north:
## axi_dfm_v1_0
module axi_dfm_v1_0(
    input logic s_axi_aclk,
    input logic s_axi_aresetn,
    input  logic [31:0] s_axi_awaddr,
    input  logic        s_axi_awvalid,
    output logic        s_axi_awready,
    input  logic [31:0] s_axi_wdata,
    input  logic        s_axi_wvalid,
    output logic        s_axi_wready,
    output logic s_axi_bvalid,
    input  logic s_axi_bready,
    input  logic [31:0] s_axi_araddr,
    input  logic        s_axi_arvalid,
    output logic        s_axi_arready,
    output logic [31:0] s_axi_rdata,
    output logic        s_axi_rvalid,
    input  logic        s_axi_rready,
    input  logic signal_in,
    output logic signal_done
);
export LEC_CHECK = 0
export ABC_AREA = 0
export CAP_MARGIN = 20
export CELL_PAD_IN_SITES_DETAIL_PLACEMENT = 0
export CORE_ASPECT_RATIO = 0.63
export CORE_MARGIN = 2
export CORE_UTILIZATION = 72
export CTS_CLUSTER_SIZE = 83
export PLACE_DENSITY = 0.78
export SETUP_SLACK_MARGIN = -0.06
export SLEW_MARGIN = 20
export TNS_END_PERCENT = 65
create_clock -name core_clock -period 1.97 [get_ports {s_axi_aclk}]
run.sh (not shown) runs the stock make flow with config.mk's settings and CLKGATE_MAP_FILE=.
north: all stages done; final checks FAILED (negative setup slack).
Inputs modified between north and south:
- a change of SETUP_SLACK_MARGIN from -0.06 to 0.5
- an added PLACE_DENSITY_LB_ADDON of 0.05
- a change of CORE_UTILIZATION from 72 to 65
- a deleted TNS_END_PERCENT that had been 65
- a deleted PLACE_DENSITY that had been 0.78
### Flow results
No crash in south: every stage finished, but the layout fails its final checks due to negative setup slack. Share of total power in sequential cells (lower): south. NOTE: total chip power in south exceeds that of north. south ends up with a design area that is 3800 sq um higher than in north. Row horizontal die dimension: south higher / north lower. For the flop share of the area, south came in 4.9 points lower than north did.
The inputs of east differ from those of south as listed below.
- swapping 0.5 for 1.28 in SETUP_SLACK_MARGIN
- swapping 65 for 40 in CORE_UTILIZATION
- swapping 1.97 for 4.61 in the clock period (ns, I/O delays scaled along)
### Flow results
Comparing east and south, the lower total of fill cells in the finished design is on south.
Launch point of the worst path: s_axi_rready -> east, gate_total[14] -> south
Max setup slack across east and south: east
Number of enable flip-flop cells: south vs east identical
east ran to completion and came out clean on the timing, design-rule and antenna checks.
Re via count: east and south aren't equal, and the higher value belongs to south.


The RTL this note starts from:
==> flow/design.v <==
module data_syn(
    input logic clk_i,
    input logic rst_n_i,
    input logic data_i,
    output logic data_o
);
logic data_a, data_b;
assign data_o = data_b;
always_ff @(posedge clk_i or negedge rst_n_i)
begin
    if (!rst_n_i) begin
        data_a <= 1'b0;
        data_b <= 1'b0;
    end else begin
        data_a <= data_i;
        data_b <= data_a;
    end
end
endmodule
module edge2en(
    input logic clk_i,
    input logic rst_n_i,
    input logic data_i,
    output logic pos_edge_o,
    output logic neg_edge_o,
    output logic any_edge_o
);
logic data_a, data_b;
assign pos_edge_o = ~data_b & data_a;
assign neg_edge_o = ~data_a & data_b;
assign any_edge_o =  data_a ^ data_b;
always_ff @(posedge clk_i or negedge rst_n_i)
begin
    if (!rst_n_i) begin
        data_a <= 1'b0;
        data_b <= 1'b0;
    end else begin
        data_a <= data_i;
        data_b <= data_a;
    end
end
endmodule
module startup #(
    parameter int W = 32
) (
    input logic clk_i,
    input logic rst_n_i,
    input logic  [4:0] gate_sync_i,
    input logic [W-1:0] gate_shift_i,
    output logic [4:0] gate_en_o
);
logic  [4:0] gate_en;
logic [W-1:0] gate_cnt;
logic        gate_next;
logic        gate_done;
assign gate_en_o = gate_en;
edge2en gate_next_en(
    .clk_i(clk_i),
    .rst_n_i(rst_n_i),
    .data_i(gate_done & (gate_en == gate_sync_i)),
    .pos_edge_o(gate_next)
);
always_ff @(posedge clk_i or negedge rst_n_i)
begin
    if (!rst_n_i) begin
        gate_en   <= 5'b00000;
        gate_cnt  <= {W{1'b0}};
        gate_done <= 1'b0;
    end else begin
        gate_en   <= gate_next ? {gate_en[3:0], (gate_sync_i != 5'b01111)} : gate_en;
        gate_cnt  <= gate_next ? {W{1'b0}} : gate_cnt + 1'b1;
        gate_done <= gate_next ? 1'b0 : (gate_cnt == gate_shift_i) ? 1'b1 : gate_done;
    end
end
endmodule
module measure #(
    parameter int W = 32
) (
    input logic clk_i,
    input logic rst_n_i,
    input logic sig_clk_i,
    input logic        gate_en_i,
    input logic [W-1:0] gate_total_i,
    output logic        reg_wr_en_o,
    output logic [2*W-1:0] reg_wr_data_o,
    output logic gate_sync_o
);
logic sig_clk_s;
logic sig_clk_p;
logic gate_sync;
logic gate_sync_n;
logic        gate_en;
logic [W-1:0] gate_cnt;
logic [W-1:0] sig_clk_cnt;
logic [W-1:0] ref_clk_cnt;
logic        reg_wr_en;
logic [2*W-1:0] reg_wr_data;
assign reg_wr_en_o   = reg_wr_en;
assign reg_wr_data_o = reg_wr_data;
assign gate_sync_o = gate_sync;
data_syn sig_clk_syn(
    .clk_i(clk_i),
    .rst_n_i(rst_n_i),
    .data_i(sig_clk_i),
    .data_o(sig_clk_s)
);
edge2en sig_clk_en(
    .clk_i(clk_i),
    .rst_n_i(rst_n_i),
    .data_i(sig_clk_s),
    .pos_edge_o(sig_clk_p)
);
edge2en gate_sync_en(
    .clk_i(clk_i),
    .rst_n_i(rst_n_i),
    .data_i(gate_sync),
    .neg_edge_o(gate_sync_n)
);
always_ff @(posedge clk_i or negedge rst_n_i)
begin
    if (!rst_n_i) begin
        gate_en  <= 1'b0;
        gate_cnt <= {W{1'b0}};
        gate_sync <= 1'b0;
        sig_clk_cnt <= {W{1'b0}};
        ref_clk_cnt <= {W{1'b0}};
        reg_wr_en   <= 1'b0;
        reg_wr_data <= {(2*W){1'b0}};
    end else begin
        if (gate_sync) begin
            gate_en  <= (gate_cnt == gate_total_i) ? 1'b0 : gate_en;
            gate_cnt <= (gate_cnt == gate_total_i) ? {W{1'b0}} : gate_cnt + 1'b1;
            gate_sync <= (sig_clk_p & ~gate_en) ? 1'b0 : gate_sync;
            sig_clk_cnt <= sig_clk_p ? sig_clk_cnt + 1'b1 : sig_clk_cnt;
            ref_clk_cnt <= ref_clk_cnt + 1'b1;
        end else begin
            gate_en  <= gate_en_i;
            gate_cnt <= {W{1'b0}};
            gate_sync <= (sig_clk_p & gate_en) ? 1'b1 : gate_sync;
            sig_clk_cnt <= reg_wr_en ? {W{1'b0}} : sig_clk_cnt;
            ref_clk_cnt <= reg_wr_en ? {W{1'b0}} : ref_clk_cnt;
        end
        reg_wr_en   <= gate_sync_n;
        reg_wr_data <= gate_sync_n ? {ref_clk_cnt, sig_clk_cnt} : reg_wr_data;
    end
end
endmodule
`timescale 1ns / 1ps
module axi_dfm_v1_0(
    input logic s_axi_aclk,
    input logic s_axi_aresetn,
    input  logic [31:0] s_axi_awaddr,
    input  logic        s_axi_awvalid,
    output logic        s_axi_awready,
    input  logic [31:0] s_axi_wdata,
    input  logic        s_axi_wvalid,
    output logic        s_axi_wready,
    output logic s_axi_bvalid,
    input  logic s_axi_bready,
    input  logic [31:0] s_axi_araddr,
    input  logic        s_axi_arvalid,
    output logic        s_axi_arready,
    output logic [31:0] s_axi_rdata,
    output logic        s_axi_rvalid,
    input  logic        s_axi_rready,
    input  logic signal_in,
    output logic signal_done
);
localparam int W = 16;
logic [4:0] gate_en;
logic [4:0] gate_sync;
logic [W-1:0] gate_shift;
logic [W-1:0] gate_total;
logic     [4:0] raw_wr_en;
logic [2*W-1:0] raw_wr_data[5];
logic           reg_wr_en;
logic [2*W-1:0] reg_wr_data;
logic [2*W-1:0] reg_rd_data;
assign s_axi_awready = s_axi_aresetn && s_axi_awvalid && (!s_axi_bvalid || s_axi_bready);
assign s_axi_wready  = s_axi_aresetn && s_axi_wvalid  && (!s_axi_bvalid || s_axi_bready);
assign s_axi_arready = s_axi_aresetn && s_axi_arvalid && (!s_axi_rvalid || s_axi_rready);
assign signal_done = reg_wr_en;
always_ff @(posedge s_axi_aclk or negedge s_axi_aresetn)
begin
    if (!s_axi_aresetn) begin
        gate_shift <= {W{1'b0}};
        gate_total <= {W{1'b0}};
        reg_rd_data <= {(2*W){1'b0}};
        s_axi_bvalid <= 1'b0;
        s_axi_rvalid <= 1'b0;
        s_axi_rdata <= 32'h0000_0000;
    end else begin
        if (s_axi_awready) begin
            case (s_axi_awaddr[7:0])
                8'h00:
                    gate_shift <= s_axi_wdata[W-1:0];
                8'h04:
                    gate_total <= s_axi_wdata[W-1:0];
                default:
                    reg_rd_data <= reg_wr_data;
            endcase
        end
        if (s_axi_arready) begin
            case (s_axi_araddr[7:0])
                8'h00:
                    s_axi_rdata <= {{(32-W){1'b0}}, gate_shift};
                8'h04:
                    s_axi_rdata <= {{(32-W){1'b0}}, gate_total};
                8'h08:
                    s_axi_rdata <= {{(32-W){1'b0}}, reg_rd_data[W-1:0]};
                8'h0C:
                    s_axi_rdata <= {{(32-W){1'b0}}, reg_rd_data[2*W-1:W]};
                default:
                    s_axi_rdata <= 32'h0000_0000;
            endcase
        end
        s_axi_bvalid <= (s_axi_bvalid & ~s_axi_bready) | s_axi_awready;
        s_axi_rvalid <= (s_axi_rvalid & ~s_axi_rready) | s_axi_arready;
    end
end
startup #(.W(W)) startup(
    .clk_i(s_axi_aclk),
    .rst_n_i(s_axi_aresetn),
    .gate_sync_i(gate_sync),
    .gate_shift_i(gate_shift),
    .gate_en_o(gate_en)
);
genvar i;
generate
    for (i = 0; i < 5; i = i + 1) begin: measure_block
        measure #(.W(W)) measure(
            .clk_i(s_axi_aclk),
            .rst_n_i(s_axi_aresetn),
            .sig_clk_i(signal_in),
            .gate_en_i(gate_en[i]),
            .gate_total_i(gate_total),
            .reg_wr_en_o(raw_wr_en[i]),
            .reg_wr_data_o(raw_wr_data[i]),
            .gate_sync_o(gate_sync[i])
        );
    end
endgenerate
always_ff @(posedge s_axi_aclk or negedge s_axi_aresetn)
begin
    if (!s_axi_aresetn) begin
        reg_wr_en   <= 1'b0;
        reg_wr_data <= {(2*W){1'b0}};
    end else begin
        reg_wr_en <= raw_wr_en[0] | raw_wr_en[1] | raw_wr_en[2] | raw_wr_en[3] | raw_wr_en[4];
        case (raw_wr_en)
            5'b00001:
                reg_wr_data <= raw_wr_data[0];
            5'b00010:
                reg_wr_data <= raw_wr_data[1];
            5'b00100:
                reg_wr_data <= raw_wr_data[2];
            5'b01000:
                reg_wr_data <= raw_wr_data[3];
            5'b10000:
                reg_wr_data <= raw_wr_data[4];
            default:
                reg_wr_data <= reg_wr_data;
        endcase
    end
end
endmodule
clock: 4.61 ns
lec_check: 0
abc_area: 1
cap_margin: 20
cell_pad_in_sites_detail_placement: 1
cell_pad_in_sites_global_placement: 3
core_aspect_ratio: 1.27
core_margin: 2
core_utilization: 53
cts_cluster_diameter: 28
cts_cluster_size: 59
gpl_timing_driven: 0
min_routing_layer: met2
place_density_lb_addon: 0.05
setup_slack_margin: 0.89
slew_margin: 20
The first run failed in global placement without I/O (3_1_place_gp_skip_io).
Then changed:
- ABC_AREA: 1 -> default
- CELL_PAD_IN_SITES_DETAIL_PLACEMENT: 1 -> default
- CELL_PAD_IN_SITES_GLOBAL_PLACEMENT: 3 -> default
- CORE_ASPECT_RATIO: 1.27 -> default
- CORE_UTILIZATION: 53 -> 72
- CTS_CLUSTER_DIAMETER: 28 -> default
- CTS_CLUSTER_SIZE: 59 -> default
- GPL_TIMING_DRIVEN: 0 -> default
- MIN_ROUTING_LAYER: met2 -> default
- PLACE_DENSITY: default -> 0.78
- PLACE_DENSITY_LB_ADDON: 0.05 -> default
- SETUP_SLACK_MARGIN: 0.89 -> default
- clock period: 4.61 -> 1.98 ns (I/O delays scaled with it)
Outcome: The new run finished but fails on setup timing; die area fell by a quarter to a third; synthesized area decreases by a few percent; synthesized cell count decreases by a quarter to a third.
Then changed:
- HOLD_SLACK_MARGIN: default -> -0.09
- PLACE_DENSITY: 0.78 -> default
- clock period: 1.98 -> 3.04 ns (I/O delays scaled with it)
What happened: Now the flow finished clean. Total power went down by about 37%. Worst hold slack gains 190 ps. Design area shrinks by 4.4%. Sequential power is lower by about 35%. Worst setup slack gains 310 ps. First-iteration DRC count went down by about 20%. Register-to-register slack gains 720 ps. Via count goes down by about 6%. Synthesized area is unchanged. Clock power decreases by 37%. Clock skew grows by 12 ps.
Then changed:
- CORE_UTILIZATION: 72 -> 40
- HOLD_SLACK_MARGIN: -0.09 -> default
- PLACE_DENSITY: default -> 0.6
- clock period: 3.04 -> 3.55 ns (I/O delays scaled with it)
Effect: Via count shrinks by 3.0%; worst setup slack improved by 200 ps; synthesized area stays the same; critical path depth is unchanged; sequential share of layout area went down by 1.1 points; first-iteration DRC count came out higher by 4.4%; count of clock-buffer cells in the layout went up by 17; wire length drops by 2.3%; non-clock buffer count shrinks by 9; design area grows by 2.5%.
Then changed:
- CAP_MARGIN: 20 -> 0
- CORE_UTILIZATION: 40 -> 72
- CTS_CLUSTER_SIZE: default -> 14
- PLACE_DENSITY: 0.6 -> default
- clock period: 3.55 -> 1.97 ns (I/O delays scaled with it)
Outcome:
- Now the flow reached the layout checks and failed them: setup timing
- cell area came out higher by 3.6%
- routed wire length came out higher by 20%
- clock skew stays flat
- clock-buffer cell count drops by 20
- setup slack degrades by 570 ps
- global-route usage is higher by 21 points
- register-to-register slack got worse by 1100 ps
- non-clock buffer count came out higher by 156
- utilization rises by 41 points
- total power goes up by 83%
- hold slack gets worse by 320 ps
Then changed:
- ABC_AREA: default -> 0
- CAP_MARGIN: 0 -> 20
- CELL_PAD_IN_SITES_DETAIL_PLACEMENT: default -> 0
- CORE_ASPECT_RATIO: default -> 1.32
- CTS_CLUSTER_SIZE: 14 -> 15
- PLACE_DENSITY: default -> 0.77
- SETUP_SLACK_MARGIN: default -> -0.04
The new run completed and failed the layout checks on setup timing.
Sequential share of layout area rose by 0.64 points.
Clock skew barely changes.
Routed wire length is lower by 4.8%.
Cell area goes down by 1.4%.
Final cell count barely changes.
Worst setup slack is better by 120 ps.
Synthesized cell count is unchanged.
Combinational power goes down by 3.5%.
No activity file was given, so power comes from the tool's default toggle rates.
